[design/flow/config.mk]
export PLATFORM = sky130hd
export DESIGN_NAME = uSFFT
export DESIGN_NICKNAME = uSFFT
export VERILOG_FILES = /design/flow/design.v
export SDC_FILE = /design/flow/constraint.sdc
export NUM_CORES = 4
export LEC_CHECK = 0
export CAP_MARGIN = 35
export CELL_PAD_IN_SITES_GLOBAL_PLACEMENT = 1
export CORE_MARGIN = 2
export CORE_UTILIZATION = 40
export GPL_TIMING_DRIVEN = 0
export MIN_ROUTING_LAYER = met2
export SETUP_SLACK_MARGIN = 0.02
export SLEW_MARGIN = 20
[design/flow/constraint.sdc]
create_clock -name core_clock -period 1.96 [get_ports {iClk}]
set_input_delay 0.3920 -clock core_clock [delete_from_list [all_inputs] [get_ports {iClk}]]
set_output_delay 0.3920 -clock core_clock [all_outputs]
set_load 0.01 [all_outputs]
[design/flow/design.v]
module cntwithen #(
    parameter BITWIDTH = 4  
) (
    input wire iClk,  
    input wire iRstN,  
    input wire iEn, 
    input wire iClr, 
    output reg [BITWIDTH - 1:0] oCnt
);
    always@(posedge iClk or negedge iRstN) begin
        if(~iRstN) begin
            oCnt <= 0;
        end else begin
            if(iClr) begin
                oCnt <= 0;
            end else begin
                oCnt <= oCnt + iEn;
            end
        end
    end
endmodule
module lsz # (
    parameter BITWIDTH = 4,
    parameter LOGBITWIDTH = $clog2(BITWIDTH)  
) (
    input wire [BITWIDTH - 1: 0] iGrey,  
    output wire [BITWIDTH - 1: 0] oOneHot,  
    output reg [LOGBITWIDTH - 1: 0] lszIdx  
);
    wire [BITWIDTH - 1: 0] tc;  
    genvar i;
    assign tc[0] = ~iGrey[0]; 
    generate 
        for (i = 1; i < BITWIDTH; i = i + 1) begin
            assign tc[i] = tc[i - 1] | ~iGrey[i];
        end
    endgenerate
    genvar j;
    assign oOneHot[0] = tc[0];
    generate 
        for(j = 1; j < BITWIDTH; j = j + 1) begin
            assign oOneHot[j] = tc[j - 1] ^ tc[j];
        end
    endgenerate
    always@(*) begin
        case(oOneHot)
            'd1 : lszIdx = 'd0;
            'd2 : lszIdx = 'd1;
            'd4 : lszIdx = 'd2;
            'd8 : lszIdx = 'd3;
            'd16 : lszIdx = 'd4;
            'd32 : lszIdx = 'd5;
            'd64 : lszIdx = 'd6;
            'd128 : lszIdx = 'd7;
            'd256 : lszIdx = 'd8;
            'd512 : lszIdx = 'd9;
            default : lszIdx = 'd0;
        endcase
    end
endmodule
module sobolrng_core #(
    parameter BITWIDTH = 8
) (
    input wire iClk,  
    input wire iRstN,  
    input wire iEn,
    input wire iClr,
    input wire [BITWIDTH - 1: 0] iOneHot,  
    input wire [BITWIDTH*BITWIDTH - 1: 0] dirVec,
    output reg [BITWIDTH - 1: 0] oRand  
);
    wire [BITWIDTH * BITWIDTH - 1: 0] orVec;
    wire [BITWIDTH - 1: 0] vec;
    assign orVec[BITWIDTH - 1: 0] = iOneHot[0] ? dirVec[BITWIDTH - 1: 0] : 0;
    genvar i;
    generate 
        for(i = 1; i < BITWIDTH; i = i + 1) begin
            assign orVec[(i+1)*BITWIDTH-1:i*BITWIDTH] = orVec[i*BITWIDTH-1:(i-1)*BITWIDTH] | (iOneHot[i] ? dirVec[(i+1)*BITWIDTH-1 : i*BITWIDTH] : 0);
        end
    endgenerate
    assign vec = orVec[BITWIDTH*BITWIDTH - 1: (BITWIDTH-1)*BITWIDTH];
    always@(posedge iClk or negedge iRstN) begin
        if(~iRstN) begin
            oRand <= 0;
        end else begin
            if(iClr) begin
                oRand <= 0;
            end else begin
                if(iEn) begin
                    oRand <= oRand ^ vec;
                end else begin 
                    oRand <= oRand;
                end 
            end 
        end
    end
endmodule
module sobolrng #(
    parameter BITWIDTH = 8
) (
    input wire iClk,  
    input wire iRstN,  
    input wire iEn, 
    input wire iClr, 
    output wire [BITWIDTH - 1: 0] sobolseq
);
    wire [BITWIDTH - 1: 0] cntNum;
    wire [BITWIDTH - 1: 0] oneHot;
    wire [BITWIDTH*BITWIDTH - 1: 0] dirVec;
    cntwithen #(
        .BITWIDTH(BITWIDTH)
    ) u_cntwithen (
        .iClk(iClk),
        .iRstN(iRstN),
        .iEn(iEn),
        .iClr(iClr),
        .oCnt(cntNum)
    );
    lsz #(
        .BITWIDTH(BITWIDTH)
    ) u_lsz (
        .iGrey(cntNum),
        .oOneHot(oneHot),
        .lszIdx()
    );
        assign dirVec[1*BITWIDTH-1 : 0*BITWIDTH] = 'd128;
        assign dirVec[2*BITWIDTH-1 : 1*BITWIDTH] = 'd64;
        assign dirVec[3*BITWIDTH-1 : 2*BITWIDTH] = 'd32;
        assign dirVec[4*BITWIDTH-1 : 3*BITWIDTH] = 'd16;
        assign dirVec[5*BITWIDTH-1 : 4*BITWIDTH] = 'd8;
        assign dirVec[6*BITWIDTH-1 : 5*BITWIDTH] = 'd4;
        assign dirVec[7*BITWIDTH-1 : 6*BITWIDTH] = 'd2;
        assign dirVec[8*BITWIDTH-1 : 7*BITWIDTH] = 'd1;
    sobolrng_core #(
        .BITWIDTH(BITWIDTH)
    ) u_sobolrng_core (
        .iClk(iClk),
        .iRstN(iRstN),
        .iEn(iEn),
        .iClr(iClr),
        .iOneHot(oneHot),
        .dirVec(dirVec),
        .oRand(sobolseq)
    );
endmodule
module parallelcnt (
    input wire iClk,
    input wire iRstN,
    input wire iA,
    input wire iB,
    output wire [1:0] oC
);
    assign oC = iA + iB;
endmodule
module uSADD #(
    parameter BINPUT = 2
) (
    input wire iClk,
    input wire iRstN, 
    input wire iA,
    input wire iB,
    output wire oC
);
    wire [BINPUT-1:0] PCout;
    reg [1:0] acc;
    parallelcnt u_parallelcnt (
        .iClk(iClk),
        .iRstN(iRstN),
        .iA(iA),
        .iB(iB),
        .oC(PCout)
    );
    always@(posedge iClk or negedge iRstN) begin
        if(~iRstN) begin
            acc <= 0;
        end else begin
            acc <= acc[0] + PCout;
        end
    end
    assign oC = acc[1];
endmodule
module uSSUB #(
    parameter BINPUT = 2
) (
    input wire iClk,
    input wire iRstN, 
    input wire iA,
    input wire iB,
    output wire oC
);
    wire [BINPUT-1:0] PCout;
    reg [1:0] acc;
    parallelcnt u_parallelcnt (
        .iClk(iClk),
        .iRstN(iRstN),
        .iA(iA),
        .iB(~iB),
        .oC(PCout)
    );
    always@(posedge iClk or negedge iRstN) begin
        if(~iRstN) begin
            acc <= 0;
        end else begin
            acc <= acc[0] + PCout;
        end
    end
    assign oC = acc[1];
endmodule
module uMUL_bi #(
    parameter BITWIDTH = 8
) (
    input wire iClk,
    input wire iRstN,
    input wire iA,
    input wire [BITWIDTH - 1: 0] iB,
    input wire loadB,
    input wire iClr,
    output reg oMult
);
    reg [BITWIDTH-1:0] iB_buff;  
    wire [BITWIDTH-1:0] sobolseqIn;
    wire [BITWIDTH-1:0] sobolseq;
    wire andTop;
    wire andBot;
    wire iA_inv = ~iA;
    always@(posedge iClk or negedge iRstN) begin
        if(~iRstN) begin
            iB_buff <= 0;
        end else begin
            if(loadB) begin
                iB_buff <= iB;
            end else begin
                iB_buff <= iB_buff;
            end
        end
    end
    sobolrng #(
        .BITWIDTH(BITWIDTH)
    ) u_sobolrngTop (
        .iClk(iClk),
        .iRstN(iRstN),
        .iEn(iA_inv), 
        .iClr(iClr),
        .sobolseq(sobolseqIn)
    );
    sobolrng #(
        .BITWIDTH(BITWIDTH)
    ) u_sobolrngBot (
        .iClk(iClk),
        .iRstN(iRstN),
        .iEn(iA), 
        .iClr(iClr),
        .sobolseq(sobolseq)
    );
    assign andTop = iA_inv & ~(iB_buff > sobolseqIn);
    assign andBot = iA & (iB_buff > sobolseq);
    always@(*) begin
        oMult <= andTop | andBot;
    end
endmodule
module uButterfly #(
    parameter BITWIDTH = 8,
              BINPUT = 2
) (
    input wire iClk,
    input wire iRstN,
    input wire loadW,
    input wire iClr,
    input wire iReal0,
    input wire iImg0,
    input wire iReal1,
    input wire iImg1,
    input wire [BITWIDTH-1:0] iwReal,
    input wire [BITWIDTH-1:0] iwImg,
    output wire oReal0,
    output wire oImg0,
    output wire oReal1,
    output wire oImg1
);
    wire eq_Real1_x_wReal;
    wire eq_Real1_x_wImg;
    wire eq_Img1_x_wReal;
    wire eq_Img1_x_wImg;
    wire scalerReal0;
    wire scalerImg0;
    wire real_eq;
    wire img_eq;
    reg biZero;
    always@(posedge iClk or negedge iRstN) begin
        if(~iRstN) begin 
            biZero <= 0;
        end else begin
            biZero <= ~biZero;
        end
    end
    uMUL_bi #(
        .BITWIDTH(BITWIDTH)
    )u_uMUL_bi_Real1_x_wReal (
        .iClk(iClk),
        .iRstN(iRstN),
        .iA(iReal1),
        .iB(iwReal),
        .loadB(loadW),
        .iClr(iClr),
        .oMult(eq_Real1_x_wReal)
    );
    uMUL_bi #(
        .BITWIDTH(BITWIDTH)
    ) u_uMUL_bi_Real1_x_wImg (
        .iClk(iClk),
        .iRstN(iRstN),
        .iA(iReal1),
        .iB(iwImg),
        .loadB(loadW),
        .iClr(iClr),
        .oMult(eq_Real1_x_wImg)
    );
    uMUL_bi #(
        .BITWIDTH(BITWIDTH)
    ) u_uMUL_bi_Img1_x_wReal (
        .iClk(iClk),
        .iRstN(iRstN),
        .iA(iImg1),
        .iB(iwReal),
        .loadB(loadW),
        .iClr(iClr),
        .oMult(eq_Img1_x_wReal)
    );
    uMUL_bi #(
        .BITWIDTH(BITWIDTH)
    ) u_uMUL_bi_Img1_x_wImg (
        .iClk(iClk),
        .iRstN(iRstN),
        .iA(iImg1),
        .iB(iwImg),
        .loadB(loadW),
        .iClr(iClr),
        .oMult(eq_Img1_x_wImg)
    );
    uSSUB #(
        .BINPUT(BINPUT)
    ) u_uSSUB_realeq (
        .iClk(iClk),
        .iRstN(iRstN),
        .iA(eq_Real1_x_wReal),
        .iB(eq_Img1_x_wImg),
        .oC(real_eq)
    );
    uSADD #(
        .BINPUT(BINPUT)
    ) u_uSADD_imgeq (
        .iClk(iClk),
        .iRstN(iRstN),
        .iA(eq_Real1_x_wImg),
        .iB(eq_Img1_x_wReal),
        .oC(img_eq) 
    );
    uSADD #(
        .BINPUT(BINPUT)
    ) u_uSADD_scalerReal (
        .iClk(iClk),
        .iRstN(iRstN),
        .iA(iReal0),
        .iB(biZero),
        .oC(scalerReal0)
    );
    uSADD #(
        .BINPUT(BINPUT)
    ) uSADD_scalerImg (
        .iClk(iClk),
        .iRstN(iRstN),
        .iA(iImg0),
        .iB(biZero),
        .oC(scalerImg0)
    );
    uSADD #(
        .BINPUT(BINPUT)
    ) u_uSADD_oReal0 (
        .iClk(iClk),
        .iRstN(iRstN),
        .iA(scalerReal0),
        .iB(real_eq),
        .oC(oReal0) 
    );
    uSADD #(
        .BINPUT(BINPUT)
    ) u_uSADD_oImg0 (
        .iClk(iClk),
        .iRstN(iRstN),
        .iA(scalerImg0),
        .iB(img_eq),
        .oC(oImg0) 
    );
    uSSUB #(
        .BINPUT(BINPUT)
    ) u_uSSUB_oReal1 (
        .iClk(iClk),
        .iRstN(iRstN),
        .iA(scalerReal0),
        .iB(real_eq),
        .oC(oReal1) 
    );
    uSSUB #(
        .BINPUT(BINPUT)
    ) u_uSSUB_oImg1 (
        .iClk(iClk),
        .iRstN(iRstN),
        .iA(scalerImg0),
        .iB(img_eq),
        .oC(oImg1) 
    );
endmodule
module uSFFT #(
    parameter BITWIDTH = 8,
    parameter BINPUT = 2
) (
    input wire iClk,
    input wire iRstN,
    input wire loadW,
    input wire iClr,
    input wire iAReal0,
    input wire iAImg0,
    input wire iAReal1,
    input wire iAImg1,
    input wire iBReal0,
    input wire iBImg0,
    input wire iBReal1,
    input wire iBImg1,
    input wire [BITWIDTH-1:0] iwReal,
    input wire [BITWIDTH-1:0] iwImg,
    output wire oCReal0,
    output wire oCImg0,
    output wire oCReal1,
    output wire oCImg1,
    output wire oDReal0,
    output wire oDImg0,
    output wire oDReal1,
    output wire oDImg1
);
    wire mid1_Real0;
    wire mid1_Img0;
    wire mid1_Real1;
    wire mid1_Img1;
    wire mid2_Real0;
    wire mid2_Img0;
    wire mid2_Real1;
    wire mid2_Img1;
    uButterfly #(
        .BITWIDTH(BITWIDTH),
        .BINPUT(BINPUT)
    ) u_uButterfly_in1 (
        .iClk(iClk),
        .iRstN(iRstN),
        .loadW(loadW),
        .iClr(iClr),
        .iReal0(iAReal0),
        .iImg0(iAImg0),
        .iReal1(iAReal1),
        .iImg1(iAImg1),
        .iwReal(iwReal),
        .iwImg(iwImg),
        .oReal0(mid1_Real0),
        .oImg0(mid1_Img0),
        .oReal1(mid1_Real1),
        .oImg1(mid1_Img1)
    );
    uButterfly #(
        .BITWIDTH(BITWIDTH),
        .BINPUT(BINPUT)
    ) u_uButterfly_in2 (
        .iClk(iClk),
        .iRstN(iRstN),
        .loadW(loadW),
        .iClr(iClr),
        .iReal0(iBReal0),
        .iImg0(iBImg0),
        .iReal1(iBReal1),
        .iImg1(iBImg1),
        .iwReal(iwReal),
        .iwImg(iwImg),
        .oReal0(mid2_Real0),
        .oImg0(mid2_Img0),
        .oReal1(mid2_Real1),
        .oImg1(mid2_Img1)
    );
    uButterfly #(
        .BITWIDTH(BITWIDTH),
        .BINPUT(BINPUT)
    ) u_uButterfly_out13 (
        .iClk(iClk),
        .iRstN(iRstN),
        .loadW(loadW),
        .iClr(iClr),
        .iReal0(mid1_Real0),
        .iImg0(mid1_Img0),
        .iReal1(mid2_Real0),
        .iImg1(mid2_Img0),
        .iwReal(iwReal),
        .iwImg(iwImg),
        .oReal0(oCReal0),
        .oImg0(oCImg0),
        .oReal1(oCReal1),
        .oImg1(oCImg1)
    );
    uButterfly #(
        .BITWIDTH(BITWIDTH),
        .BINPUT(BINPUT)
    ) u_uButterfly_out24 (
        .iClk(iClk),
        .iRstN(iRstN),
        .loadW(loadW),
        .iClr(iClr),
        .iReal0(mid1_Real1),
        .iImg0(mid1_Img1),
        .iReal1(mid2_Real1),
        .iImg1(mid2_Img1),
        .iwReal(iwReal),
        .iwImg(iwImg),
        .oReal0(oDReal0),
        .oImg0(oDImg0),
        .oReal1(oDReal1),
        .oImg1(oDImg1)
    );
endmodule
[design/flow/run.sh]
#!/bin/bash
# the make line also repeats each setting of config.mk as NAME=value (left out here)
make -C /OpenROAD-flow-scripts/flow DESIGN_CONFIG=/design/flow/config.mk WORK_HOME=/design/flow/orfs CLKGATE_MAP_FILE= finish
==> metrics.cfg, run 1 <==
[cts]
clk_latency_ns = 0.62
clock_path_buffers = 3
cts.clk_slew.worst_paths_ns = 0.06
cts_tree = built
h-tree-depth = 3
numCtsBuffers = 73
clkSinkCount = 596
cts-root-buf = clkbuf_16

[power_and_ir_drop]
power_frac_seq_pct = 40.5
p_per_area_nw_per_um2 = 975
p_comb_share_pct = 22.4
comb_power_uw = 8510
power.share.clock_pct = 37.1
finalPower_uw = 37900
p_seq_uw = 15300
maxPowerGroup = sequential cells
irDropWorstVdd_mv = 0.670
power_leakage_uw = 0.0163
switchingPower_uw = 12000
powerClk_uw = 14100
swShare_pct = 31.6
p_int_uw = 25900

[grt]
antenna_found_initial = 1
grt_pass1_wl_mm = 143
grt-ovfl-total = 0
grt_pass1_vias = 37400
grt_usage_pct = 33.3
grt_max_degree = 97

[outcome]
status = complete, but fails checks
violations = setup timing

[critical_path]
path_buffers = 3
worstPathRequired_ns = 2.51
r2r_cells = 10
crit_path_end = u_uButterfly_in1.u_uSSUB_realeq.acc[0]$_DFF_PN0_
start_kind = flip-flop
crit_arrival_ns = 3.32
cp-end-kind = flip-flop
cp.depth = 10
path_cells = buf_12 -> buf_6 -> ha_4 -> nor2b_4 -> o211ai_1 -> a21o_1 -> a21oi_2 -> a211oi_4 -> fa_2 -> inv_2
r2r_setup_slack_ns = -0.81
path_class = reg2reg
cp_top_family = AND-OR/OR-AND gates
cp_max_fo = 6
slowest_delay_ns = 0.56
r2r_end = u_uButterfly_in1.u_uSSUB_realeq.acc[0]$_DFF_PN0_
cp_slowest_cell = fa_2

[synth]
ys_sh_adder_pct = 14.3
synth-simple-area-share_pct = 18.2
ys_cells = 3219
ys_sh_xor_pct = 8.28
synth_top_area_share_pct = 45.9
ys_warn_count = 7
syn_area_per_cell_um2 = 10.1
ys.flops = 596
aoi_share_pct = 8.56
edf_count = 0
yosys.stat.chipArea_um2 = 32500
synthArstFlopShare_pct = 100
mux_share_pct = 0.486
floorplan.nets = 3599
logic_family = simple AND/OR/NAND/NOR gates
netlist_instances = 3219
most_common_cell = dfrtp_1
topCellsByArea = dfrtp_1, ha_1, xnor2_1
largest_area_cell = dfrtp_1
synth-main-ff-cell = dfrtp_1
syn_area_um2 = 32500
ys_types = 49
postSynthSeqShare_pct = 45.9
common_cells = dfrtp_1, nor2_1, ha_1

[final_timing]
fmax_ghz = 0.361
period_minus_slack_ns = 2.77
setup_violations = 16
hold_viol = 0
grt_setup_unrepaired = true
setup_ws_ns = -0.811
slew_violations = 0
worst_pin_slew_ns = 0.950
finalClockPeriodUsage_pct = 141
fin_tns_setup_ns = -10.50
finClkSkew_ns = 0.0196
max_slew_margin_pct = 36.7

[place]
portBuffers = 33
dp_hpwl_mm = 60.1
dp_slack_ns = -1.66
place.gp.congestion = 0.812

[floorplan]
fp.dieW_um = 289
top_level_ports = 36
die-area_um2 = 83500
row_count = 104
core-area_um2 = 80400
initCoreUtil_pct = 40.4
die_h_um = 289

[routing]
remaining_drc_errors = 0
routedWlPerCell_um = 20.4
postRouteAntennaNets = 0
vias = 33400
drt-total-wl_mm = 92.6
first_iter_violations = 4207
firstDrtPassIters = 9
vias_per_cell = 7.35

[job]
drv_cap = 0
warnings = 29

[final_layout]
area_growth_pct = 19.7
fin_nets = 3807
fill_cells = 7431

[min_path]
hold_path.class = in2async

==> stage by stage <==
| stage | hold WS, ns | area (µm²) | cells | utilization [%] |
|---|---|---|---|---|
| 2_1_floorplan | 0.0964 | 32700 | 3219 | - |
| 3_3_place_gp | 0.466 | 34400 | 4312 | 42.7 |
| 3_5_place_dp | 0.275 | 34800 | 4334 | 43.3 |
| 4_1_cts | 0.227 | 38300 | 4535 | 47.6 |
| 5_1_grt | 0.259 | 38900 | 4549 | 48.3 |
| 6_report | 0.249 | 38900 | 4549 | 48.3 |
==> area by class of cell <==
| class | instances | area [µm²] | share of cell area (%) |
|---|---|---|---|
| multi-input cells | 2259 | 17100 | 43.9 |
| clock inverters | 21 | 216 | 0.557 |
| diodes | 5 | 12.5 | 0.0322 |
| well taps | 1060 | 1330 | 3.41 |
| clock buffers | 111 | 2220 | 5.72 |
| repair buffers | 133 | 1650 | 4.25 |
| flip-flops and latches | 596 | 15000 | 38.5 |
| plain buffers | 76 | 325 | 0.837 |
| inverters | 288 | 1100 | 2.82 |
==> routing by layer <==
layer | global-route usage (%) | up-vias | wire length, µm
met5 | 9.55 | - | 982
met2 | 38.9 | 8971 | 46900
met3 | 46.1 | 686 | 38200
met1 | - | 12300 | 0
li1 | - | 11400 | -
met4 | 5.58 | 28 | 6530
==> repair_timing <==
action                     4_1_cts  5_1_grt
resized                         73       96
pin swaps                       34       41
hold buffers                     1        0
setup endpoints to repair       95      103
hold endpoints to repair        82        0
setup buffers                   68       10
==> inputs of run 2 (changes only) <==
Settings changed: CAP_MARGIN 35 to 25, CELL_PAD_IN_SITES_GLOBAL_PLACEMENT 1 to unset, CORE_ASPECT_RATIO set to 1.37, CORE_UTILIZATION 40 to 67, GPL_TIMING_DRIVEN 0 to unset, HOLD_SLACK_MARGIN set to -0.06, MIN_ROUTING_LAYER met2 to unset, SETUP_SLACK_MARGIN 0.02 to 0.68.
Clock period 1.96 ns to 2.48 ns, I/O delays scaled along.
==> metrics.cfg, run 2 <==
[outcome]
status = complete, but fails checks
violations = setup timing

[critical_path]
worstPathRequired_ns = 3.04  ; +0.53 ns
r2r_setup_slack_ns = -0.13  ; +0.68 ns
slowest_delay_ns = 0.58  ; +0.02 ns
start_kind = flip-flop
r2r_cells = 8  ; -2
cp_slowest_cell = dfrtp_4
cp.depth = 8  ; -2
path_buffers = 1  ; -2
crit_arrival_ns = 3.17  ; -0.15 ns
cp_max_fo = 5  ; -1
crit_path_end = u_uButterfly_in2.u_uSADD_imgeq.acc[0]$_DFF_PN0_
cp_top_family = adder cells
path_cells = buf_6 -> ha_4 -> nor2b_4 -> o211ai_1 -> a21oi_1 -> a2111oi_2 -> or4_4 -> fa_2
path_class = reg2reg
cp-end-kind = flip-flop
r2r_end = u_uButterfly_in2.u_uSADD_imgeq.acc[0]$_DFF_PN0_

[grt]
grt_pass1_wl_mm = 123  ; -14%
grt_pass1_vias = 25000  ; -33%
grt_usage_pct = 30.3  ; -3.0 points
grt-ovfl-total = 0  ; unchanged
antenna_found_initial = 0  ; -1
grt_max_degree = 98  ; +1.0%

[synth]
syn_area_per_cell_um2 = 10.1  ; unchanged
postSynthSeqShare_pct = 45.9  ; unchanged
ys_cells = 3219  ; unchanged
floorplan.nets = 3599  ; unchanged
yosys.stat.chipArea_um2 = 32500  ; unchanged
largest_area_cell = dfrtp_1
synthArstFlopShare_pct = 100  ; unchanged
ys_warn_count = 7  ; unchanged
synth-main-ff-cell = dfrtp_1
synth_top_area_share_pct = 45.9  ; unchanged
ys_sh_adder_pct = 14.3  ; unchanged
ys_types = 49  ; unchanged
common_cells = dfrtp_1, nor2_1, ha_1
topCellsByArea = dfrtp_1, ha_1, xnor2_1
edf_count = 0  ; unchanged
netlist_instances = 3219  ; unchanged
syn_area_um2 = 32500  ; unchanged
aoi_share_pct = 8.56  ; unchanged
most_common_cell = dfrtp_1
synth-simple-area-share_pct = 18.2  ; unchanged
ys.flops = 596  ; unchanged
mux_share_pct = 0.486  ; unchanged
ys_sh_xor_pct = 8.28  ; unchanged
logic_family = simple AND/OR/NAND/NOR gates

[floorplan]
top_level_ports = 36  ; unchanged
initCoreUtil_pct = 67.7  ; +27 points
core-area_um2 = 48000  ; -40%
row_count = 94  ; -9.6%
die-area_um2 = 50300  ; -40%
fp.dieW_um = 192  ; -34%
die_h_um = 262  ; -9.4%

[power_and_ir_drop]
switchingPower_uw = 8560  ; -28%
power.share.clock_pct = 34.2  ; -2.9 points
p_int_uw = 20200  ; -22%
swShare_pct = 29.8  ; -1.8 points
power_frac_seq_pct = 42.0  ; +1.5 points
maxPowerGroup = sequential cells
power_leakage_uw = 0.0162  ; -0.53%
p_seq_uw = 12100  ; -21%
comb_power_uw = 6830  ; -20%
p_comb_share_pct = 23.8  ; +1.4 points
p_per_area_nw_per_um2 = 748  ; -23%
irDropWorstVdd_mv = 0.774  ; +16%
powerClk_uw = 9830  ; -30%

[routing]
vias_per_cell = 5.95  ; -19%
first_iter_violations = 1219  ; -71%
antenna_cells = 0  ; -5
vias = 24200  ; -28%
remaining_drc_errors = 0  ; unchanged
firstDrtPassIters = 5  ; -4
routedWlPerCell_um = 18.6  ; -8.8%
postRouteAntennaNets = 0  ; unchanged
drt-total-wl_mm = 75.5  ; -18%

[final_timing]
setup_violations = 9  ; -7
fmax_ghz = 0.382  ; +6.0%
setup_ws_ns = -0.135  ; +0.676 ns
hold_viol = 0  ; unchanged
period_minus_slack_ns = 2.61  ; -0.156 ns
slew_violations = 0  ; unchanged
finClkSkew_ns = 0.0235  ; +0.00383 ns
finalClockPeriodUsage_pct = 105  ; -36 points
worst_pin_slew_ns = 0.503  ; -0.447 ns
max_slew_margin_pct = 66.5  ; +30 points
grt_setup_unrepaired = true

[place]
dp_hpwl_mm = 49.5  ; -18%
dp.cells = 3901  ; -10%
place.gp.congestion = 0.869  ; +6.9%
portBuffers = 35  ; +6.1%
dp_slack_ns = -0.189  ; +1.48 ns

[cts]
clk_latency_ns = 0.62  ; about the same
clkSinkCount = 596  ; unchanged
h-tree-depth = 2  ; -1
cts.clk_slew.worst_paths_ns = 0.06  ; about the same
cts-root-buf = clkbuf_16
numCtsBuffers = 58  ; -21%
clock_path_buffers = 3  ; unchanged
cts_tree = built

[final_layout]
final_cells = 4068  ; -11%
area_growth_pct = 18.4
fin_nets = 3779  ; -0.74%
fill_cells = 3014  ; -59%

[job]
warnings = 31  ; +6.9%
drv_cap = 0  ; unchanged

[min_path]
holdPathStages = 2
hold_path.class = in2reg
hp-start = iClr

## run 2: final cells by class
class | count | area, µm² | area share [%]
timing repair buffer | 196 | 2160 | 5.61
sequential | 596 | 15000 | 38.9
clock inverter | 28 | 484 | 1.26
clock buffer | 77 | 1630 | 4.25
tap | 624 | 781 | 2.03
multi-input combinational | 2259 | 17300 | 45.1
inverter | 288 | 1100 | 2.85
## run 2: timing repair
| action | 4_1_cts | 5_1_grt |
|---|---|---|
| gates cloned | 0 | 1 |
| hold endpoints to repair | 31 | 0 |
| setup buffers | 36 | 24 |
| setup endpoints to repair | 137 | 78 |
| resized | 134 | 83 |
| pin swaps | 46 | 43 |
| hold buffers | 1 | 0 |
## run 2: layer usage
layer	global-route usage [%]	share of wire [%]
met5	0	0
met4	12.3	4.3
met3	3.43	3.3
met2	53.9	51
met1	37.7	41
## run 2: per-stage QoR
step	power (µW)	setup TNS (ns)	cell area, µm²	utilization [%]	hold slack [ns]
CTS	28300	-0.337	37800	78.8	0.282
global placement	17500	-0.783	34700	72.2	0.440
finish	28800	-0.705	38400	80.1	0.305
global route	30300	-1.08	38400	80.1	0.309
detailed placement	17900	-1.55	34700	72.2	0.441
floorplan	15500	0	32700	-	0.200
==> inputs of run 3 (changes only) <==
Settings changed: CAP_MARGIN 25 to 35, CELL_PAD_IN_SITES_DETAIL_PLACEMENT set to 0, CORE_ASPECT_RATIO 1.37 to unset, CORE_UTILIZATION 67 to 72, CTS_CLUSTER_SIZE set to 44, GPL_ROUTABILITY_DRIVEN set to 0, HOLD_SLACK_MARGIN -0.06 to unset, PLACE_DENSITY_LB_ADDON set to 0.23, SETUP_SLACK_MARGIN 0.68 to 0.34, TNS_END_PERCENT set to 90.
Clock period 2.48 ns to 2.85 ns, I/O delays scaled along.
==> metrics.cfg, run 3 <==
[synth]
synth-simple-area-share_pct = 18.2  ; unchanged
ys.flops = 596  ; unchanged
syn_area_per_cell_um2 = 10.1  ; unchanged
topCellsByArea = dfrtp_1, ha_1, xnor2_1
aoi_share_pct = 8.56  ; unchanged
common_cells = dfrtp_1, nor2_1, ha_1
edf_count = 0  ; unchanged
ys_types = 49  ; unchanged
synthArstFlopShare_pct = 100  ; unchanged
ys_sh_adder_pct = 14.3  ; unchanged
synth_top_area_share_pct = 45.9  ; unchanged
most_common_cell = dfrtp_1
yosys.stat.chipArea_um2 = 32500  ; unchanged
largest_area_cell = dfrtp_1
mux_share_pct = 0.486  ; unchanged
netlist_instances = 3219  ; unchanged
ys_cells = 3219  ; unchanged
ys_sh_xor_pct = 8.28  ; unchanged
ys_warn_count = 7  ; unchanged
logic_family = simple AND/OR/NAND/NOR gates
floorplan.nets = 3599  ; unchanged
postSynthSeqShare_pct = 45.9  ; unchanged
syn_area_um2 = 32500  ; unchanged
synth-main-ff-cell = dfrtp_1

[critical_path]
cp_max_fo = 5  ; unchanged
cp_top_family = adder cells
worstPathRequired_ns = 3.36  ; +0.32 ns
r2r_end = u_uButterfly_in1.u_uSADD_imgeq.acc[0]$_DFF_PN0_
cp-end-kind = flip-flop
cp.depth = 7  ; -1
crit_arrival_ns = 3.22  ; +0.05 ns
slowest_delay_ns = 0.48  ; -0.10 ns
path_class = reg2reg
path_buffers = 1  ; unchanged
cp_slowest_cell = fa_1
r2r_cells = 7  ; -1
crit_path_end = u_uButterfly_in1.u_uSADD_imgeq.acc[0]$_DFF_PN0_
start_kind = flip-flop
r2r_setup_slack_ns = 0.14  ; +0.27 ns
path_cells = buf_4 -> ha_1 -> o21ai_0 -> nor2_1 -> o221a_2 -> or4_4 -> fa_1

[floorplan]
initCoreUtil_pct = 73.1  ; +5.4 points
fp.dieW_um = 216  ; +13%
top_level_ports = 36  ; unchanged
core-area_um2 = 44400  ; -7.4%
die-area_um2 = 46800  ; -6.9%
die_h_um = 216  ; -17%
row_count = 77  ; -18%

[grt]
grt_pass1_vias = 26100  ; +4.4%
antenna_found_initial = 0  ; unchanged
grt-ovfl-total = 0  ; unchanged
grt_usage_pct = 34.5  ; +4.2 points
grt_max_degree = 90  ; -8.2%
grt_pass1_wl_mm = 130  ; +5.9%

[power_and_ir_drop]
switchingPower_uw = 7650  ; -11%
p_int_uw = 16900  ; -16%
comb_power_uw = 5540  ; -19%
p_comb_share_pct = 22.5  ; -1.3 points
maxPowerGroup = sequential cells
swShare_pct = 31.1  ; +1.3 points
power.share.clock_pct = 34.4  ; +0.2 points
power_leakage_uw = 0.0158  ; -2.5%
p_seq_uw = 10600  ; -10%
finalPower_uw = 24600  ; -14%
irDropWorstVdd_mv = 0.703  ; -9.2%
power_frac_seq_pct = 43.1  ; +1.1 points
powerClk_uw = 8470  ; -14%
p_per_area_nw_per_um2 = 664  ; -11%

[place]
dp_hpwl_mm = 51.3  ; +3.5%
portBuffers = 35  ; unchanged
dp_slack_ns = 0.0670  ; +0.256 ns

[cts]
h-tree-depth = 2  ; unchanged
cts-root-buf = clkbuf_16
numCtsBuffers = 60  ; +3.4%
clock_path_buffers = 3  ; unchanged
clk_latency_ns = 0.64  ; +0.02 ns
clkSinkCount = 596  ; unchanged
cts_tree = built
cts.clk_slew.worst_paths_ns = 0.07  ; about the same

[final_timing]
finalClockPeriodUsage_pct = 95.1  ; -10 points
finClkSkew_ns = 0.0253  ; +0.00185 ns
period_minus_slack_ns = 2.71  ; +0.0957 ns
max_slew_margin_pct = 41.4  ; -25 points
slew_violations = 0  ; unchanged
fin_tns_setup_ns = 0  ; +0.705 ns
worst_pin_slew_ns = 0.880  ; +0.377 ns
hold_viol = 0  ; unchanged
timing.hold.ws_ns = 0.394  ; +0.0895 ns
setup_ws_ns = 0.139  ; +0.274 ns
grt_setup_unrepaired = true
setup_violations = 0  ; -9
fmax_ghz = 0.369  ; -3.5%

[min_path]
hold_path.class = in2reg
hp-start = iClr
holdPathStages = 2  ; unchanged

[routing]
vias_per_cell = 6.36  ; +6.8%
postRouteAntennaNets = 0  ; unchanged
routedWlPerCell_um = 21.0  ; +13%
remaining_drc_errors = 0  ; unchanged
firstDrtPassIters = 5  ; unchanged
vias = 25400  ; +4.7%
drt-total-wl_mm = 83.7  ; +11%
antenna_cells = 0  ; unchanged
first_iter_violations = 2484  ; +100%

[job]
warnings = 30  ; -3.2%
drv_cap = 0  ; unchanged

[outcome]
status = complete, no violations

[final_layout]
fill_cells = 2271  ; -25%
area_growth_pct = 14.1
fin_nets = 3726  ; -1.4%

## run 3: what timing repair did
item | in CTS | in global routing
setup buffers | 17 | 14
pin swaps | 15 | 43
endpoints found under the setup margin | 16 | 15
hold buffers | 1 | 0
gates resized | 41 | 69
endpoints found under the hold margin | 45 | 0
cloned | 0 | 1
## run 3: per-stage QoR
step / instances / util [%] / cell area, µm²
floorplan: 3219 / - / 32500
global placement: 3843 / 76.6 / 34000
detailed placement: 3843 / 76.6 / 34000
CTS: 3974 / 82.1 / 36500
global route: 3989 / 83.4 / 37000
finish: 3989 / 83.4 / 37000
## run 3: area by class of cell
type | instances | area, µm² | share of cell area (%)
Multi-Input combinational cell | 2259 | 16700 | 45.1
Sequential cell | 596 | 14900 | 40.3
Clock buffer | 80 | 1720 | 4.64
Timing Repair Buffer | 141 | 1450 | 3.93
Inverter | 288 | 1080 | 2.92
Tap cell | 592 | 741 | 2.00
Clock inverter | 33 | 409 | 1.10
## run 3: per-layer routing
metal	track usage, %	vias to the layer above	part of all wire, %
li1	-	11300	-
met1	42.5	12600	38
met2	59.1	1055	50
met3	4.63	318	6.0
met4	19.2	0	5.8
met5	0	-	0
==> inputs of run 4 (changes only) <==
Settings changed: CAP_MARGIN 35 to 15, CELL_PAD_IN_SITES_DETAIL_PLACEMENT 0 to unset, CORE_UTILIZATION 72 to 71, CTS_CLUSTER_SIZE 44 to 41, GPL_ROUTABILITY_DRIVEN 0 to unset, PLACE_DENSITY_LB_ADDON 0.23 to unset, SETUP_SLACK_MARGIN 0.34 to 0.79, TNS_END_PERCENT 90 to unset.
Clock period 2.85 ns to 2.72 ns, I/O delays scaled along.
==> metrics.cfg, run 4 <==
[critical_path]
path_cells = buf_12 -> buf_6 -> ha_4 -> a211oi_2 -> nor2_1 -> o221a_2 -> or4_4 -> fa_1
r2r_setup_slack_ns = 0.12  ; -0.02 ns
r2r_end = u_uButterfly_out24.u_uSADD_imgeq.acc[0]$_DFF_PN0_
cp.depth = 8  ; +1
slowest_delay_ns = 0.51  ; +0.03 ns
r2r_cells = 8  ; +1
crit_arrival_ns = 3.10  ; -0.12 ns
cp_max_fo = 4  ; -1
path_buffers = 2  ; +1
cp_slowest_cell = or4_4
start_kind = flip-flop
cp-end-kind = flip-flop
worstPathRequired_ns = 3.22  ; -0.14 ns
cp_top_family = adder cells
path_class = reg2reg
crit_path_end = u_uButterfly_out24.u_uSADD_imgeq.acc[0]$_DFF_PN0_

[synth]
logic_family = simple AND/OR/NAND/NOR gates
synth-simple-area-share_pct = 18.2  ; unchanged
ys_sh_adder_pct = 14.3  ; unchanged
syn_area_um2 = 32500  ; unchanged
synth_top_area_share_pct = 45.9  ; unchanged
postSynthSeqShare_pct = 45.9  ; unchanged
synthArstFlopShare_pct = 100  ; unchanged
common_cells = dfrtp_1, nor2_1, ha_1
netlist_instances = 3219  ; unchanged
aoi_share_pct = 8.56  ; unchanged
mux_share_pct = 0.486  ; unchanged
floorplan.nets = 3599  ; unchanged
edf_count = 0  ; unchanged
ys_warn_count = 7  ; unchanged
topCellsByArea = dfrtp_1, ha_1, xnor2_1
ys_sh_xor_pct = 8.28  ; unchanged
largest_area_cell = dfrtp_1
yosys.stat.chipArea_um2 = 32500  ; unchanged
synth-main-ff-cell = dfrtp_1
syn_area_per_cell_um2 = 10.1  ; unchanged
ys_types = 49  ; unchanged
ys.flops = 596  ; unchanged
most_common_cell = dfrtp_1
ys_cells = 3219  ; unchanged

[cts]
clkSinkCount = 596  ; unchanged
clock_path_buffers = 3  ; unchanged
cts_tree = built
clk_latency_ns = 0.65  ; about the same
numCtsBuffers = 61  ; +1.7%
cts.clk_slew.worst_paths_ns = 0.06  ; about the same
h-tree-depth = 2  ; unchanged
cts-root-buf = clkbuf_16

[min_path]
holdPathStages = 2  ; unchanged
hold_path.class = in2reg
hp-start = iClr

[final_timing]
slew_violations = 0  ; unchanged
finalClockPeriodUsage_pct = 95.5  ; +0.41 points
max_slew_margin_pct = 60.7  ; +19 points
setup_violations = 0  ; unchanged
period_minus_slack_ns = 2.60  ; -0.112 ns
fin_tns_setup_ns = 0  ; unchanged
timing.hold.ws_ns = 0.327  ; -0.0671 ns
hold_viol = 0  ; unchanged
worst_pin_slew_ns = 0.590  ; -0.290 ns
grt_setup_unrepaired = true
finClkSkew_ns = 0.0243  ; -0.00105 ns
fmax_ghz = 0.385  ; +4.3%

[power_and_ir_drop]
switchingPower_uw = 7830  ; +2.3%
p_seq_uw = 11000  ; +4%
powerClk_uw = 8890  ; +5.0%
p_comb_share_pct = 22.6  ; about the same
power_frac_seq_pct = 42.8  ; -0.3 points
p_per_area_nw_per_um2 = 684  ; +2.9%
power.share.clock_pct = 34.5  ; about the same
irDropWorstVdd_mv = 0.639  ; -9.1%
swShare_pct = 30.4  ; -0.71 points
maxPowerGroup = sequential cells
finalPower_uw = 25700  ; +4.7%
p_int_uw = 17900  ; +5.8%
power_leakage_uw = 0.0160  ; +1.3%
comb_power_uw = 5830  ; +5.2%

[routing]
postRouteAntennaNets = 0  ; unchanged
vias = 24400  ; -3.7%
firstDrtPassIters = 6  ; +1
vias_per_cell = 6.08  ; -4.3%
antenna_cells = 0  ; unchanged
drt-total-wl_mm = 76.7  ; -8.4%
routedWlPerCell_um = 19.1  ; -9.0%
first_iter_violations = 1746  ; -30%
remaining_drc_errors = 0  ; unchanged

[job]
drv_cap = 0  ; unchanged
warnings = 31  ; +3.3%

[floorplan]
row_count = 78  ; +1.3%
die_h_um = 218  ; +0.69%
top_level_ports = 36  ; unchanged
core-area_um2 = 45300  ; +2.0%
initCoreUtil_pct = 71.7  ; -1.4 points
die-area_um2 = 47500  ; +1.4%
fp.dieW_um = 218  ; +0.69%

[grt]
grt_pass1_vias = 24900  ; -4.5%
grt_pass1_wl_mm = 126  ; -3.6%
antenna_found_initial = 0  ; unchanged
grt_usage_pct = 33.0  ; -1.5 points
grt_max_degree = 86  ; -4.4%
grt-ovfl-total = 0  ; unchanged

[final_layout]
utilization_pct = 83.2  ; -0.22 points
fin_nets = 3742  ; +0.43%
fill_cells = 2583  ; +14%
area_growth_pct = 16.0
final_area_um2 = 37700  ; +1.7%

[place]
portBuffers = 35  ; unchanged
dpl_cell_area_um2 = 34300  ; +0.82%
dp_hpwl_mm = 49.9  ; -2.7%
place.gp.congestion = 0.866

[outcome]
status = complete, no violations

run 4: per-layer routing:
layer	track usage (%)	part of all wire, %	up-vias
met1	43.2	42	12200
met4	12.9	3.9	0
li1	-	-	11400
met5	0	0	-
met2	56.2	50	631
met3	4.48	4.7	163
run 4: timing repair:
item / 4_1_cts / 5_1_grt
hold endpoints to repair: 39 / 0
pin swaps: 22 / 44
buffers inserted: 34 / 14
hold buffers: 1 / 0
endpoints found under the setup margin: 45 / 68
resized: 88 / 57
run 4: cell type report:
class,instances,area (µm²),area share (%)
multi-input cells,2259,17000,45.1
flip-flops and latches,596,15000,39.7
clock buffers,87,1840,4.88
repair buffers,156,1720,4.58
inverters,288,1090,2.90
well taps,600,751,1.99
clock inverters,29,318,0.844
run 4: per-stage QoR:
step	setup slack [ns]	instances
finish	0.122	4015
global route	0.0369	4015
CTS	0.164	4001
detailed placement	0.0561	3850
global placement	0.117	3850
floorplan	0.420	3219
==> inputs of run 5 (changes only) <==
Settings changed: ABC_AREA set to 1, CAP_MARGIN 15 to 20, CORE_UTILIZATION 71 to 72, CTS_CLUSTER_SIZE 41 to 98, SETUP_SLACK_MARGIN 0.79 to -0.15.
Clock period 2.72 ns to 1.68 ns, I/O delays scaled along.
==> metrics.cfg, run 5 <==
[final_layout]
ff_latch_area_um2 = 14900  ; -0.13%
final_area_um2 = 41100  ; +9.1%
fin_nets = 4899  ; +31%
fill_cells = 2392  ; -7.4%
logic_area_um2 = 16500  ; -2.9%
utilization_pct = 88.2  ; +5.1 points
area_growth_pct = 21.1

[place]
dpl_cell_area_um2 = 38100  ; +11%
place.gp.congestion = 0.858  ; -0.89%
dp_hpwl_mm = 57.7  ; +16%
portBuffers = 35  ; unchanged
dp_slack_ns = -0.545  ; -0.601 ns

[grt]
grtUsageMet3_pct = 5.75  ; +1.3 points
grt_pass1_wl_mm = 145  ; +15%
use_met1_pct = 47.3  ; +4.2 points
top_usage_layer = met2
gr-usage-met2_pct = 61.4  ; +5.2 points
grt_max_degree = 100  ; +16%
grt_usage_pct = 36.3  ; +3.2 points
grt-ovfl-total = 0  ; unchanged
grt_pass1_vias = 30000  ; +20%
antenna_found_initial = 4  ; +4

[critical_path]
crit_top_cell = nand2_1
path_cells = buf_8 -> ha_1 -> a21oi_1 -> o21ai_1 -> nand2_1 -> nand2_1 -> nand2_1 -> nand2_2 -> fa_2
r2r_cells = 9  ; +1
slowest_delay_ns = 0.55  ; +0.04 ns
path_buffers = 1  ; -1
crit_arrival_ns = 2.94  ; -0.16 ns
r2r_end = u_uButterfly_out13.u_uSADD_imgeq.acc[0]$_DFF_PN0_
cp.depth = 9  ; +1
cp-end-kind = flip-flop
cp_max_fo = 8  ; +4
crit_path_end = u_uButterfly_out13.u_uSADD_imgeq.acc[0]$_DFF_PN0_
r2r_setup_slack_ns = -0.73  ; -0.85 ns
path_class = reg2reg
cp_slowest_cell = fa_2
cp_top_family = adder cells
start_kind = flip-flop
worstPathRequired_ns = 2.22  ; -1.00 ns

[synth]
syn_area_um2 = 33900  ; +4.5%
topCellsByArea = dfrtp_1, ha_1, inv_1
netlist_instances = 4087  ; +27%
ys.flops = 596  ; unchanged
yosys.stat.chipArea_um2 = 33900  ; +4.5%
ys_warn_count = 7  ; unchanged
most_common_cell = inv_1
floorplan.nets = 4467  ; +24%
synth_top_area_share_pct = 44.0  ; -2.0 points
logic_family = simple AND/OR/NAND/NOR gates
ys_types = 31  ; -37%
synthArstFlopShare_pct = 100  ; unchanged
syn_area_per_cell_um2 = 8.30  ; -18%
aoi_share_pct = 12.0  ; +3.4 points
synth-main-ff-cell = dfrtp_1
edf_count = 0  ; unchanged
mux_share_pct = 0.465  ; -0.021 points
ys_cells = 4087  ; +27%
synth-simple-area-share_pct = 21.3  ; +3.1 points
ys_sh_xor_pct = 0  ; -8.3 points
ys_sh_adder_pct = 13.7  ; -0.61 points
largest_area_cell = dfrtp_1
postSynthSeqShare_pct = 44.0  ; -2.0 points
common_cells = inv_1, nand2_1, dfrtp_1

[routing]
firstDrtPassIters = 6  ; unchanged
vias = 30400  ; +25%
routedWlPerCell_um = 17.5  ; -8.4%
remaining_drc_errors = 0  ; unchanged
postRouteAntennaNets = 0  ; unchanged
drt-total-wl_mm = 90.6  ; +18%
vias_per_cell = 5.87  ; -3.4%
antenna_cells = 0  ; unchanged
first_iter_violations = 3000  ; +72%

[final_timing]
setup_violations = 28  ; +28
setup_ws_ns = -0.726  ; -0.848 ns
slew_violations = 0  ; unchanged
period_minus_slack_ns = 2.41  ; -0.192 ns
hold_viol = 0  ; unchanged
fmax_ghz = 0.416  ; +8.0%
grt_setup_unrepaired = true
finClkSkew_ns = 0.0222  ; -0.00208 ns
finalClockPeriodUsage_pct = 143  ; +48 points
max_slew_margin_pct = 61.3  ; +0.66 points
timing.hold.ws_ns = 0.0874  ; -0.240 ns
worst_pin_slew_ns = 0.580  ; -0.00994 ns

[cts]
cts-root-buf = clkbuf_16
h-tree-depth = 3  ; +1
clock_path_buffers = 3  ; unchanged
numCtsBuffers = 66  ; +8.2%
cts.clk_slew.worst_paths_ns = 0.06  ; about the same
clkSinkCount = 596  ; unchanged
cts_tree = built
clk_latency_ns = 0.61  ; -0.04 ns

[power_and_ir_drop]
irDropWorstVdd_mv = 1.36  ; +110%
comb_power_uw = 11200  ; +92%
p_comb_share_pct = 25.2  ; +2.6 points
p_int_uw = 30400  ; +70%
maxPowerGroup = sequential cells
power.share.clock_pct = 35.3  ; +0.8 points
power_frac_seq_pct = 39.5  ; -3.3 points
p_per_area_nw_per_um2 = 1080  ; +58%
power_leakage_uw = 0.0190  ; +19%
powerClk_uw = 15700  ; +77%
swShare_pct = 31.6  ; +1.2 points
p_seq_uw = 17600  ; +60%
switchingPower_uw = 14100  ; +80%
finalPower_uw = 44500  ; +73%

[min_path]
hold_path.class = in2reg
hp-start = iClr
holdPathStages = 4  ; +2

[job]
warnings = 31  ; unchanged
drv_cap = 0  ; unchanged

[floorplan]
core-area_um2 = 46600  ; +2.8%
top_level_ports = 36  ; unchanged
die_h_um = 221  ; +1.5%
fp.dieW_um = 221  ; +1.5%
die-area_um2 = 48900  ; +3.0%
row_count = 79  ; +1.3%
initCoreUtil_pct = 72.9  ; +1.2 points

[outcome]
status = complete, but fails checks
violations = setup timing

## run 5: layout make-up
class	count	area share, %
multi-input combinational	2754	40.2
tap	607	1.85
clock buffer	95	4.86
timing repair buffer	447	9.87
sequential	596	36.4
clock inverter	25	0.877
inverter	654	6.02
## run 5: repair_timing
action | in CTS | in global routing
cloned | 0 | 1
setup buffers | 12 | 4
pin swaps | 10 | 8
resized | 35 | 58
hold buffers | 1 | 0
endpoints found under the hold margin | 271 | 0
setup endpoints to repair | 19 | 32
## run 5: metrics by stage
stage,cells,TNS [ns]
3_3_place_gp,5040,-32.05
4_1_cts,5173,-7.88
6_report,5178,-9.03
2_1_floorplan,4087,-3.26
5_1_grt,5178,-12.79
3_5_place_dp,5040,-38.30
## run 5: per-layer routing
metal	wire (µm)	share of wire, %
met5	42	0.046
met4	3600	4.0
met3	6340	7.0
met2	43600	48
met1	37000	41
==> inputs of run 6 (changes only) <==
Settings changed: ABC_AREA 1 to unset, CTS_CLUSTER_SIZE 98 to unset, PLACE_DENSITY_LB_ADDON set to 0.2, SETUP_SLACK_MARGIN -0.15 to 0.67.
Clock period 1.68 ns to 2.28 ns, I/O delays scaled along.
==> metrics.cfg, run 6 <==
[outcome]
status = complete, but fails checks
violations = setup timing

[grt]
grt_pass1_vias = 27800  ; -7.3%
grt_max_degree = 104  ; +4.0%
grt_pass1_wl_mm = 142  ; -1.8%
grt_usage_pct = 37.9  ; +1.7 points
grt-ovfl-total = 0  ; unchanged
antenna_found_initial = 1  ; -3

[routing]
vias = 28100  ; -7.6%
remaining_drc_errors = 0  ; unchanged
postRouteAntennaNets = 0  ; unchanged
routedWlPerCell_um = 25.4  ; +45%
first_iter_violations = 3747  ; +25%
firstDrtPassIters = 19  ; +13
vias_per_cell = 6.85  ; +17%
drt-total-wl_mm = 104  ; +15%

[final_timing]
setup_violations = 15  ; -46%
finClkSkew_ns = 0.0404  ; +0.0182 ns
hold_viol = 0  ; unchanged
max_slew_margin_pct = 47.0  ; -14 points
setup_ws_ns = -0.816  ; -0.0898 ns
finalClockPeriodUsage_pct = 136  ; -7.4 points
grt_setup_unrepaired = true
fin_tns_setup_ns = -5.08  ; +3.94 ns
fmax_ghz = 0.323  ; -22%
period_minus_slack_ns = 3.10  ; +0.690 ns
slew_violations = 0  ; unchanged
worst_pin_slew_ns = 0.795  ; +0.215 ns

[critical_path]
cp-end-kind = flip-flop
cp_slowest_cell = a21oi_1
cp_max_fo = 3  ; -5
cp_top_family = AND-OR/OR-AND gates
crit_arrival_ns = 3.66  ; +0.72 ns
crit_path_end = u_uButterfly_out13.u_uSSUB_realeq.acc[0]$_DFF_PN0_
path_cells = buf_4 -> ha_1 -> a21oi_1 -> a211oi_1 -> or4_4 -> fa_2 -> inv_1
path_buffers = 2  ; +1
path_class = reg2reg
r2r_end = u_uButterfly_out13.u_uSSUB_realeq.acc[0]$_DFF_PN0_
worstPathRequired_ns = 2.85  ; +0.63 ns
start_kind = flip-flop
slowest_delay_ns = 0.67  ; +0.12 ns
r2r_setup_slack_ns = -0.82  ; -0.09 ns
r2r_cells = 7  ; -2
cp.depth = 7  ; -2

[cts]
clock_path_buffers = 3  ; unchanged
cts.clk_slew.worst_paths_ns = 0.07  ; about the same
numCtsBuffers = 61  ; -7.6%
cts_tree = built
cts-root-buf = clkbuf_16
clkSinkCount = 596  ; unchanged
clk_latency_ns = 0.67  ; +0.06 ns
h-tree-depth = 2  ; -1

[power_and_ir_drop]
p_comb_share_pct = 26.9  ; +1.7 points
power_leakage_uw = 0.0166  ; -13%
irDropWorstVdd_mv = 0.848  ; -38%
p_per_area_nw_per_um2 = 856  ; -21%
comb_power_uw = 9150  ; -18%
switchingPower_uw = 11100  ; -21%
maxPowerGroup = sequential cells
p_int_uw = 23000  ; -24%
swShare_pct = 32.5  ; +0.90 points
powerClk_uw = 11600  ; -26%
power.share.clock_pct = 33.9  ; -1.4 points
p_seq_uw = 13400  ; -24%
power_frac_seq_pct = 39.2  ; -0.3 points

[floorplan]
core-area_um2 = 44400  ; -4.6%
top_level_ports = 36  ; unchanged
initCoreUtil_pct = 73.1  ; +0.24 points
row_count = 77  ; -2.5%
die-area_um2 = 46800  ; -4.2%
fp.dieW_um = 216  ; -2.1%
die_h_um = 216  ; -2.1%

[place]
dp_hpwl_mm = 52.5  ; -9.0%
portBuffers = 35  ; unchanged
place.gp.congestion = 0.853  ; -0.56%
dpl_cell_area_um2 = 35000  ; -8.0%

[synth]
syn_area_per_cell_um2 = 10.1  ; +22%
netlist_instances = 3219  ; -21%
ys.flops = 596  ; unchanged
topCellsByArea = dfrtp_1, ha_1, xnor2_1
aoi_share_pct = 8.56  ; -3.4 points
common_cells = dfrtp_1, nor2_1, ha_1
floorplan.nets = 3599  ; -19%
synth-main-ff-cell = dfrtp_1
largest_area_cell = dfrtp_1
ys_types = 49  ; +58%
syn_area_um2 = 32500  ; -4.3%
postSynthSeqShare_pct = 45.9  ; +2.0 points
logic_family = simple AND/OR/NAND/NOR gates
most_common_cell = dfrtp_1
ys_cells = 3219  ; -21%
mux_share_pct = 0.486  ; +0.021 points
edf_count = 0  ; unchanged
ys_warn_count = 7  ; unchanged
synth-simple-area-share_pct = 18.2  ; -3.1 points
synthArstFlopShare_pct = 100  ; unchanged
ys_sh_adder_pct = 14.3  ; +0.61 points
ys_sh_xor_pct = 8.28  ; +8.3 points
yosys.stat.chipArea_um2 = 32500  ; -4.3%
synth_top_area_share_pct = 45.9  ; +2.0 points

[final_layout]
final_area_um2 = 39800  ; -3.1%
fin_nets = 3837  ; -22%
area_growth_pct = 22.6

[min_path]
hold_path.class = in2reg
hp-start = iClr
holdPathStages = 2  ; -2

[job]
drv_cap = 0  ; unchanged
warnings = 32  ; +3.2%

[run 6: layer usage]
layer  vias up  part of all wire, %  routed length (µm)  global-route usage (%)
li1      11600                    -                   -                       -
met5         -                    0                   0                       0
met3       832                  9.7               10100                    6.51
met4         0                  9.2                9650                    22.3
met1     13700                   34               35200                    45.2
met2      2012                   47               49400                    64.9
[run 6: through the flow]
step | power, µW | utilization [%] | std cells | hold WS (ns) | setup slack, ns
after floorplan | 16900 | - | 3219 | 0.160 | -0.0204
after global placement | 18900 | 78.8 | 3905 | 0.398 | -0.189
after detailed placement | 19600 | 78.8 | 3905 | 0.402 | -0.275
after CTS | 32000 | 86.8 | 4069 | 0.185 | -0.210
after global routing | 35200 | 89.7 | 4101 | 0.196 | -0.733
final | 34100 | 89.7 | 4103 | 0.183 | -0.816
[run 6: layout make-up]
type | count | area (µm²)
inverter | 288 | 1110
sequential | 596 | 14900
tap | 592 | 741
antenna | 2 | 5.00
multi-input combinational | 2259 | 18000
clock inverter | 39 | 604
timing repair buffer | 251 | 2710
fill | 1638 | 4590
clock buffer | 76 | 1690
[run 6: repair_timing]
action | 4_1_cts | 5_1_grt
gates cloned | 2 | 1
pin swaps | 70 | 113
hold endpoints to repair | 32 | 0
gates resized | 198 | 202
setup buffers | 46 | 31
hold buffers | 1 | 0
setup endpoints to repair | 226 | 236
==> inputs of run 7 (changes only) <==
Settings changed: ABC_AREA set to 1, CORE_UTILIZATION 72 to 70, CTS_CLUSTER_SIZE set to 16, PLACE_DENSITY_LB_ADDON 0.2 to unset, SETUP_SLACK_MARGIN 0.67 to unset.
Clock period 2.28 ns to 2.08 ns, I/O delays scaled along.
==> metrics.cfg, run 7 <==
[synth]
ys_sh_xor_pct = 0  ; -8.3 points
ys_sh_adder_pct = 13.7  ; -0.61 points
ys_types = 31  ; -37%
edf_count = 0  ; unchanged
most_common_cell = inv_1
syn_area_um2 = 33900  ; +4.5%
aoi_share_pct = 12.0  ; +3.4 points
ys_warn_count = 7  ; unchanged
common_cells = inv_1, nand2_1, dfrtp_1
ys_cells = 4087  ; +27%
largest_area_cell = dfrtp_1
topCellsByArea = dfrtp_1, ha_1, inv_1
floorplan.nets = 4467  ; +24%
netlist_instances = 4087  ; +27%
syn_area_per_cell_um2 = 8.30  ; -18%
synth-main-ff-cell = dfrtp_1
mux_share_pct = 0.465  ; -0.021 points
logic_family = simple AND/OR/NAND/NOR gates
synthArstFlopShare_pct = 100  ; unchanged
postSynthSeqShare_pct = 44.0  ; -2.0 points
ys.flops = 596  ; unchanged
yosys.stat.chipArea_um2 = 33900  ; +4.5%
synth-simple-area-share_pct = 21.3  ; +3.1 points
synth_top_area_share_pct = 44.0  ; -2.0 points

[power_and_ir_drop]
maxPowerGroup = sequential cells
p_seq_uw = 14200  ; +6%
switchingPower_uw = 10700  ; -3.8%
power.share.clock_pct = 35.0  ; +1.1 points
p_comb_share_pct = 23.1  ; -3.8 points
powerClk_uw = 11900  ; about the same
power_leakage_uw = 0.0175  ; +5.5%
p_int_uw = 23200  ; +0.85%
power_frac_seq_pct = 41.9  ; +2.7 points
swShare_pct = 31.5  ; -1.0 points
p_per_area_nw_per_um2 = 878  ; +2.6%
comb_power_uw = 7830  ; -14%
irDropWorstVdd_mv = 0.740  ; -13%

[critical_path]
crit_path_end = u_uButterfly_in2.u_uSSUB_realeq.acc[0]$_DFF_PN0_
r2r_setup_slack_ns = -0.08  ; +0.73 ns
r2r_cells = 9  ; +2
path_buffers = 2  ; unchanged
path_cells = buf_12 -> ha_1 -> nand2_1 -> nor2_1 -> a21oi_1 -> nand2_2 -> nand2_2 -> fa_1 -> inv_1
crit_top_cell = nand2_2
slowest_delay_ns = 0.49  ; -0.18 ns
cp.depth = 9  ; +2
crit_arrival_ns = 2.66  ; -1.00 ns
cp_slowest_cell = fa_1
worstPathRequired_ns = 2.57  ; -0.28 ns
r2r_end = u_uButterfly_in2.u_uSSUB_realeq.acc[0]$_DFF_PN0_
cp-end-kind = flip-flop
cp_top_family = adder cells
cp_max_fo = 6  ; +3
path_class = reg2reg
start_kind = flip-flop

[outcome]
status = complete, but fails checks
violations = setup timing

[cts]
numCtsBuffers = 68  ; +11%
h-tree-depth = 3  ; +1
cts_tree = built
clock_path_buffers = 3  ; unchanged
cts-root-buf = clkbuf_16
clk_latency_ns = 0.60  ; -0.07 ns
clkSinkCount = 596  ; unchanged
cts.clk_slew.worst_paths_ns = 0.06  ; about the same

[min_path]
hold_path.class = in2reg
hp-start = iClr
holdPathStages = 4  ; +2

[final_timing]
max_slew_margin_pct = 63.3  ; +16 points
finalClockPeriodUsage_pct = 104  ; -32 points
hold_viol = 0  ; unchanged
setup_ws_ns = -0.0837  ; +0.732 ns
grt_setup_unrepaired = true
worst_pin_slew_ns = 0.551  ; -0.244 ns
finClkSkew_ns = 0.0164  ; -0.0241 ns
slew_violations = 0  ; unchanged
period_minus_slack_ns = 2.16  ; -0.932 ns
setup_violations = 8  ; -7
fmax_ghz = 0.462  ; +43%

[routing]
vias_per_cell = 5.68  ; -17%
top_layer_used = met4
antenna_cells = 0  ; -2
wl_met3_mm = 4.29  ; -58%
vias = 27900  ; -0.91%
postRouteAntennaNets = 0  ; unchanged
firstDrtPassIters = 5  ; -14
routedWlPerCell_um = 16.0  ; -37%
first_iter_violations = 1931  ; -48%
met2WireLength_mm = 36.6  ; -26%
remaining_drc_errors = 0  ; unchanged
drt-total-wl_mm = 78.5  ; -25%
wl_met1_mm = 35.4  ; +0.49%

[grt]
grt_max_degree = 77  ; -26%
grt_pass1_vias = 27000  ; -2.9%
grt_usage_pct = 32.0  ; -5.9 points
antenna_found_initial = 0  ; -1
grt-ovfl-total = 0  ; unchanged
grt_pass1_wl_mm = 130  ; -8.4%

[place]
place.gp.congestion = 0.860  ; +0.74%
dp.cells = 4771  ; +22%
dp_hpwl_mm = 53.2  ; +1.2%
dp_slack_ns = -0.200  ; +0.0747 ns
portBuffers = 35  ; unchanged

[final_layout]
utilization_pct = 80.7  ; -8.9 points
final_cells = 4903  ; +19%
fin_nets = 4619  ; +20%
area_growth_pct = 13.6
fill_cells = 3174  ; +94%

[floorplan]
fp.dieW_um = 224  ; +3.6%
die-area_um2 = 50200  ; +7.3%
top_level_ports = 36  ; unchanged
initCoreUtil_pct = 71.1  ; -2.1 points
core-area_um2 = 47700  ; +7.5%
row_count = 80  ; +3.9%
die_h_um = 224  ; +3.6%

[job]
warnings = 30  ; -6.3%
drv_cap = 0  ; unchanged

-- run 7: final cells by class --
| type | instances | area (µm²) | share of cell area (%) |
|---|---|---|---|
| clock buffer | 102 | 1980 | 5.14 |
| clock inverter | 17 | 199 | 0.516 |
| inverter | 654 | 2460 | 6.39 |
| multi-input combinational | 2754 | 16400 | 42.6 |
| sequential | 596 | 14900 | 38.7 |
| tap | 615 | 769 | 2.00 |
| timing repair buffer | 165 | 1800 | 4.67 |
-- run 7: metal layers --
| layer | track usage, % | vias up |
|---|---|---|
| met4 | 9.35 | 0 |
| met1 | 44.1 | 13200 |
| met5 | 0 | - |
| li1 | - | 13800 |
| met3 | 5.12 | 157 |
| met2 | 52.6 | 666 |
-- run 7: timing repair --
action / CTS / global route
pin swaps: 4 / 18
buffers inserted: 5 / 6
endpoints found under the setup margin: 7 / 17
gates cloned: 0 / 2
hold buffers: 1 / 0
hold endpoints to repair: 29 / 0
gates resized: 28 / 49
-- run 7: metrics by stage --
step	total power, µW	hold slack, ns	setup TNS, ns	cell area, µm²
after floorplan	18900	0.120	0	33900
after global placement	21400	0.406	-0.148	35800
after detailed placement	21800	0.400	-0.765	35800
after CTS	33800	0.279	-0.120	38200
after global routing	35800	0.301	-2.00	38600
final	33900	0.295	-0.517	38600
==> inputs of run 8 (changes only) <==
Settings changed: CAP_MARGIN 20 to 35, CELL_PAD_IN_SITES_DETAIL_PLACEMENT set to 0, CORE_UTILIZATION 70 to 72, CTS_CLUSTER_SIZE 16 to 44, GPL_ROUTABILITY_DRIVEN set to 0, PLACE_DENSITY_LB_ADDON set to 0.23, TNS_END_PERCENT set to 90.
Clock period 2.08 ns to 1.93 ns, I/O delays scaled along.
==> metrics.cfg, run 8 <==
[critical_path]
worstPathRequired_ns = 2.51  ; -0.06 ns
r2r_setup_slack_ns = -0.33  ; -0.25 ns
crit_arrival_ns = 2.84  ; +0.18 ns
path_class = reg2reg
r2r_cells = 13  ; +4
slowest_delay_ns = 0.56  ; +0.07 ns
crit_path_end = u_uButterfly_out13.u_uSADD_imgeq.acc[0]$_DFF_PN0_
cp-end-kind = flip-flop
path_cells = buf_4 -> buf_6 -> ha_4 -> inv_1 -> o21bai_1 -> nand2_1 -> nand2_1 -> nand2_1 -> nand2_1 -> nand2_2 -> nand2_2 -> nand2_2 -> fa_2
start_kind = flip-flop
crit_top_cell = nand2_1
cp_slowest_cell = fa_2
cp.depth = 13  ; +4
cp_max_fo = 4  ; -2
cp_top_family = adder cells
path_buffers = 3  ; +1
r2r_end = u_uButterfly_out13.u_uSADD_imgeq.acc[0]$_DFF_PN0_

[floorplan]
die-area_um2 = 48900  ; -2.7%
top_level_ports = 36  ; unchanged
fp.dieW_um = 221  ; -1.4%
row_count = 79  ; -1.3%
initCoreUtil_pct = 72.9  ; +1.8 points
core-area_um2 = 46600  ; -2.5%
die_h_um = 221  ; -1.4%

[synth]
mux_share_pct = 0.465  ; unchanged
ys_cells = 4087  ; unchanged
edf_count = 0  ; unchanged
yosys.stat.chipArea_um2 = 33900  ; unchanged
netlist_instances = 4087  ; unchanged
ys.flops = 596  ; unchanged
logic_family = simple AND/OR/NAND/NOR gates
floorplan.nets = 4467  ; unchanged
topCellsByArea = dfrtp_1, ha_1, inv_1
synth-main-ff-cell = dfrtp_1
ys_warn_count = 7  ; unchanged
common_cells = inv_1, nand2_1, dfrtp_1
postSynthSeqShare_pct = 44.0  ; unchanged
ys_types = 31  ; unchanged
syn_area_per_cell_um2 = 8.30  ; unchanged
syn_area_um2 = 33900  ; unchanged
ys_sh_adder_pct = 13.7  ; unchanged
aoi_share_pct = 12.0  ; unchanged
synth-simple-area-share_pct = 21.3  ; unchanged
most_common_cell = inv_1
synth_top_area_share_pct = 44.0  ; unchanged
synthArstFlopShare_pct = 100  ; unchanged
ys_sh_xor_pct = 0  ; unchanged
largest_area_cell = dfrtp_1

[final_timing]
finClkSkew_ns = 0.0157  ; -0.000644 ns
worst_pin_slew_ns = 0.455  ; -0.0962 ns
period_minus_slack_ns = 2.26  ; +0.100 ns
hold_viol = 0  ; unchanged
fmax_ghz = 0.442  ; -4.4%
max_slew_margin_pct = 69.7  ; +6.4 points
grt_setup_unrepaired = true
setup_violations = 16  ; +8
finalClockPeriodUsage_pct = 117  ; +13 points
setup_ws_ns = -0.334  ; -0.250 ns
slew_violations = 0  ; unchanged

[power_and_ir_drop]
power_leakage_uw = 0.0177  ; +0.89%
comb_power_uw = 9050  ; +16%
p_int_uw = 25100  ; +8.0%
power.share.clock_pct = 33.9  ; -1.1 points
irDropWorstVdd_mv = 1.31  ; +77%
power_frac_seq_pct = 41.6  ; -0.3 points
maxPowerGroup = sequential cells
powerClk_uw = 12500  ; +5%
switchingPower_uw = 11800  ; +11%
swShare_pct = 32.1  ; +0.60 points
p_comb_share_pct = 24.5  ; +1.4 points
p_per_area_nw_per_um2 = 943  ; +7.3%
p_seq_uw = 15300  ; +8%

[min_path]
hold_path.class = in2async

[cts]
h-tree-depth = 2  ; -1
cts-root-buf = clkbuf_16
clkSinkCount = 596  ; unchanged
cts.clk_slew.worst_paths_ns = 0.07  ; about the same
clk_latency_ns = 0.64  ; +0.04 ns
cts_tree = built
numCtsBuffers = 60  ; -12%
clock_path_buffers = 3  ; unchanged

[final_layout]
final_area_um2 = 39100  ; +1.5%
utilization_pct = 84.1  ; +3.3 points
area_growth_pct = 15.4
fin_nets = 4648  ; +0.63%

[routing]
antenna_cells = 0  ; unchanged
first_iter_violations = 2463  ; +28%
vias_per_cell = 5.92  ; +4.2%
postRouteAntennaNets = 0  ; unchanged
routedWlPerCell_um = 17.2  ; +7.4%
firstDrtPassIters = 6  ; +1
remaining_drc_errors = 0  ; unchanged
vias = 29200  ; +4.7%
drt-total-wl_mm = 84.7  ; +7.9%

[grt]
grt_pass1_vias = 28600  ; +5.8%
antenna_found_initial = 0  ; unchanged
grt_max_degree = 87  ; +13%
grt_pass1_wl_mm = 138  ; +5.7%
grt_usage_pct = 34.2  ; +2.2 points
grt-ovfl-total = 0  ; unchanged

[outcome]
violations = setup timing
status = complete, but fails checks

[place]
portBuffers = 35  ; unchanged
dp_hpwl_mm = 54.9  ; +3.3%
dpl_cell_area_um2 = 36200  ; +0.99%

[job]
drv_cap = 0  ; unchanged
warnings = 29  ; -3.3%

run 8: layer usage:
metal  GRT usage (%)  vias to the layer above  routed length [µm]
met5               0                        -                   0
met4            14.0                        0                3300
met3            4.95                      287                5990
met2            56.0                     1178               40100
met1            46.0                    13800               35300
li1                -                    13900                   -
run 8: final cells by class:
class	count	area, µm²
clock buffers	91	1790
clock inverters	23	328
well taps	607	759
fillers	2590	7410
flip-flops and latches	596	14900
repair buffers	202	2130
multi-input cells	2754	16700
inverters	654	2470
run 8: stage by stage:
| stage | setup slack, ns | TNS, ns | power [µW] | hold WS (ns) | std cells |
|---|---|---|---|---|---|
| 3_3_place_gp | -0.165 | -4.26 | 23100 | 0.308 | 4800 |
| 2_1_floorplan | -0.00142 | -0.00142 | 20400 | 0.0904 | 4087 |
| 3_5_place_dp | -0.232 | -7.02 | 23600 | 0.313 | 4800 |
| 5_1_grt | -0.399 | -4.10 | 38800 | 0.280 | 4927 |
| 6_report | -0.334 | -2.95 | 36900 | 0.262 | 4927 |
| 4_1_cts | -0.180 | -1.67 | 36400 | 0.251 | 4916 |
run 8: what timing repair did:
action | CTS | global route
buffers inserted | 0 | 10
endpoints found under the setup margin | 16 | 19
gates cloned | 0 | 1
pin swaps | 9 | 27
hold buffers | 2 | 0
hold endpoints to repair | 67 | 0
resized | 64 | 68
Power figures rest on the tool's default switching activity, not on a simulated workload.
